== build 39 ==
Design milestone1, start of the top module:
module milestone1 (
		input logic clock,                    
		input logic Resetn,
		input logic Enable,
		output	logic [17:0] SRAM_address,
		output 	logic [15:0] SRAM_write_data,
		output	logic SRAM_we_n,
		input		logic [15:0] SRAM_read_data,
		output   logic M1_end
);
clock: 22.9 ns
lec_check: 0
abc_area: 0
cap_margin: 20
cell_pad_in_sites_detail_placement: 0
cell_pad_in_sites_global_placement: 2
core_margin: 5
core_utilization: 40
gpl_timing_driven: 1
hold_slack_margin: 0.05
max_routing_layer: met5
min_routing_layer: met2
place_density_lb_addon: 0.18
slew_margin: 20
run.sh (not shown) runs the stock make flow with config.mk's settings and CLKGATE_MAP_FILE=.
In summary, build 39 completed successfully, with a layout that passed the timing, DRC and antenna checks.
What build 87 does differently from build 39 at the input level:
# build 39
export LEC_CHECK = 0
export ABC_AREA = 0
export CAP_MARGIN = 20
export CELL_PAD_IN_SITES_DETAIL_PLACEMENT = 0
export CELL_PAD_IN_SITES_GLOBAL_PLACEMENT = 2
export CORE_MARGIN = 5
export CORE_UTILIZATION = 40
export GPL_TIMING_DRIVEN = 1
export HOLD_SLACK_MARGIN = 0.05
export MAX_ROUTING_LAYER = met5
export MIN_ROUTING_LAYER = met2
export PLACE_DENSITY_LB_ADDON = 0.18
export SLEW_MARGIN = 20
create_clock -name core_clock -period 22.9 [get_ports {clock}]
# build 87
export LEC_CHECK = 0
export CAP_MARGIN = 20
export CORE_MARGIN = 2
export CORE_UTILIZATION = 62
export GPL_TIMING_DRIVEN = 0
export SLEW_MARGIN = 20
create_clock -name core_clock -period 20.0 [get_ports {clock}]
==> results <==
Build 87: insertion delay to the later sink of the worst-skew pair is 0.10 ns lower than what build 39 reported.
Re number of max-cap violations: no difference whatsoever between build 87 and build 39.
Number of gates given a new drive strength after cts was higher in the run labelled build 87.
Per the comparison of build 87 with build 39, routed wire length dropped 31 mm, non-clock buffer area fraction after layout climbed 0.37 points, smallest setup slack after layout dropped 3.78 ns.
> inputs changed (build 87 -> build 65)
# build 87
export LEC_CHECK = 0
export CAP_MARGIN = 20
export CORE_MARGIN = 2
export CORE_UTILIZATION = 62
export GPL_TIMING_DRIVEN = 0
export SLEW_MARGIN = 20
create_clock -name core_clock -period 20.0 [get_ports {clock}]
# build 65
export LEC_CHECK = 0
export CAP_MARGIN = 20
export CORE_MARGIN = 2
export CORE_UTILIZATION = 70
export SETUP_SLACK_MARGIN = -0.64
export SLEW_MARGIN = 20
create_clock -name core_clock -period 9.62 [get_ports {clock}]
Findings:
Build 65 did not finish; the tool stopped in 5_1_grt with error GRT-0116.
Re count of placed standard cells including taps: build 87 and build 65 aren't equal, and the higher value belongs to build 65.
Re maximum root-to-sink buffer count: no difference whatsoever between build 87 and build 65.
Re synthesized chip area reported by yosys: no difference whatsoever between build 87 and build 65.
Build 65 against build 87: placeable core region decreased by 11% relative to the old numbers, clock buffer count from CTS decreased by 3 relative to the old numbers, post-CTS setup buffer count increased by 59 relative to the old numbers.
Build 87 -> build 65: post-synthesis cell count delta 0, exact match
On area fraction in mux cells, build 65 tracks build 87 almost exactly.
Build 65 does better than build 87 on die area.
Placement-stage cell area was lower in build 87 than in build 65.
Final weighted congestion of routability-driven global placement: build 65 vs build 87 — no meaningful difference
diff inputs: build 65 => build 81
# build 65
export LEC_CHECK = 0
export CAP_MARGIN = 20
export CORE_MARGIN = 2
export CORE_UTILIZATION = 70
export SETUP_SLACK_MARGIN = -0.64
export SLEW_MARGIN = 20
create_clock -name core_clock -period 9.62 [get_ports {clock}]
# build 81
export LEC_CHECK = 0
export ABC_AREA = 1
export CAP_MARGIN = 20
export CORE_MARGIN = 2
export CORE_UTILIZATION = 70
export CTS_CLUSTER_SIZE = 72
export SETUP_SLACK_MARGIN = -0.95
export SLEW_MARGIN = 20
create_clock -name core_clock -period 13.0 [get_ports {clock}]
--- outcome ---
- Build 81: total standard cell area after synthesis 4.3% above build 65
- The final report for build 81 shows a completed flow and a layout that fails verification, specifically negative setup slack.
- No final results exist for build 65, since it was stopped by error GRT-0116 during 5_1_grt.
- Changes observed in build 81 relative to build 65: synthesized area per cell -about 12%; die area now sits higher; number of rows created at floorplan rose by 1.8%.
### build 81 -> build 56
# build 81
export LEC_CHECK = 0
export ABC_AREA = 1
export CAP_MARGIN = 20
export CORE_MARGIN = 2
export CORE_UTILIZATION = 70
export CTS_CLUSTER_SIZE = 72
export SETUP_SLACK_MARGIN = -0.95
export SLEW_MARGIN = 20
create_clock -name core_clock -period 13.0 [get_ports {clock}]
# build 56
export LEC_CHECK = 0
export ABC_AREA = 1
export CAP_MARGIN = 20
export CORE_MARGIN = 2
export CORE_UTILIZATION = 70
export SLEW_MARGIN = 20
create_clock -name core_clock -period 15.1 [get_ports {clock}]
## What came out
- In build 56 the implementation ran to completion but is not tape-out ready, as the final checks report max-capacitance violations, max-slew violations, negative setup slack.
- In build 56, detailed-routed wire length on met3 is lower than in build 81.
- Fmax | build 56 vs build 81 | build 56 slower
- In the metrics for build 56 and build 81, the one carrying the lower number of clock buffers in the layout is build 56.
- Build 56 vs build 81 — detailed-route wire length dropped about 2.2%.
- Compared with build 81, in build 56 worst setup slack +1.48 ns; signed area change from the synthesized netlist to the final layout -5.6 points; combinational gate area ~0 delta.
- Build 56 against build 81; final instance count without filler cells is down by a few percent.
- In build 56, the final antenna diode count came out 9 below the value in build 81.
Edits applied to the flow inputs when going from build 56 to build 20:
# build 56
export LEC_CHECK = 0
export ABC_AREA = 1
export CAP_MARGIN = 20
export CORE_MARGIN = 2
export CORE_UTILIZATION = 70
export SLEW_MARGIN = 20
create_clock -name core_clock -period 15.1 [get_ports {clock}]
# build 20
export LEC_CHECK = 0
export ABC_AREA = 1
export CAP_MARGIN = 20
export CORE_MARGIN = 2
export CORE_UTILIZATION = 65
export SLEW_MARGIN = 20
create_clock -name core_clock -period 17.1 [get_ports {clock}]
Results
- Build 20 completed end to end with timing, DRC and antenna clean.
- Core util | build 20 vs build 56 | build 20 lower
- The higher number of DRC markers after the initial detailed-route iteration of build 20 and build 56 is in build 56.
- Delta (build 20 minus build 56): final weighted congestion of routability-driven global placement saw an increase, worst path setup slack after routing +2.16 ns, largest net degree at the start of global routing went up, cell area went down about 4.6%.
- In terms of area after synthesis, build 56 and build 20 differ only marginally.
- Compared with build 56, build 20 shows number of well taps that has gone up by a little under 10%.
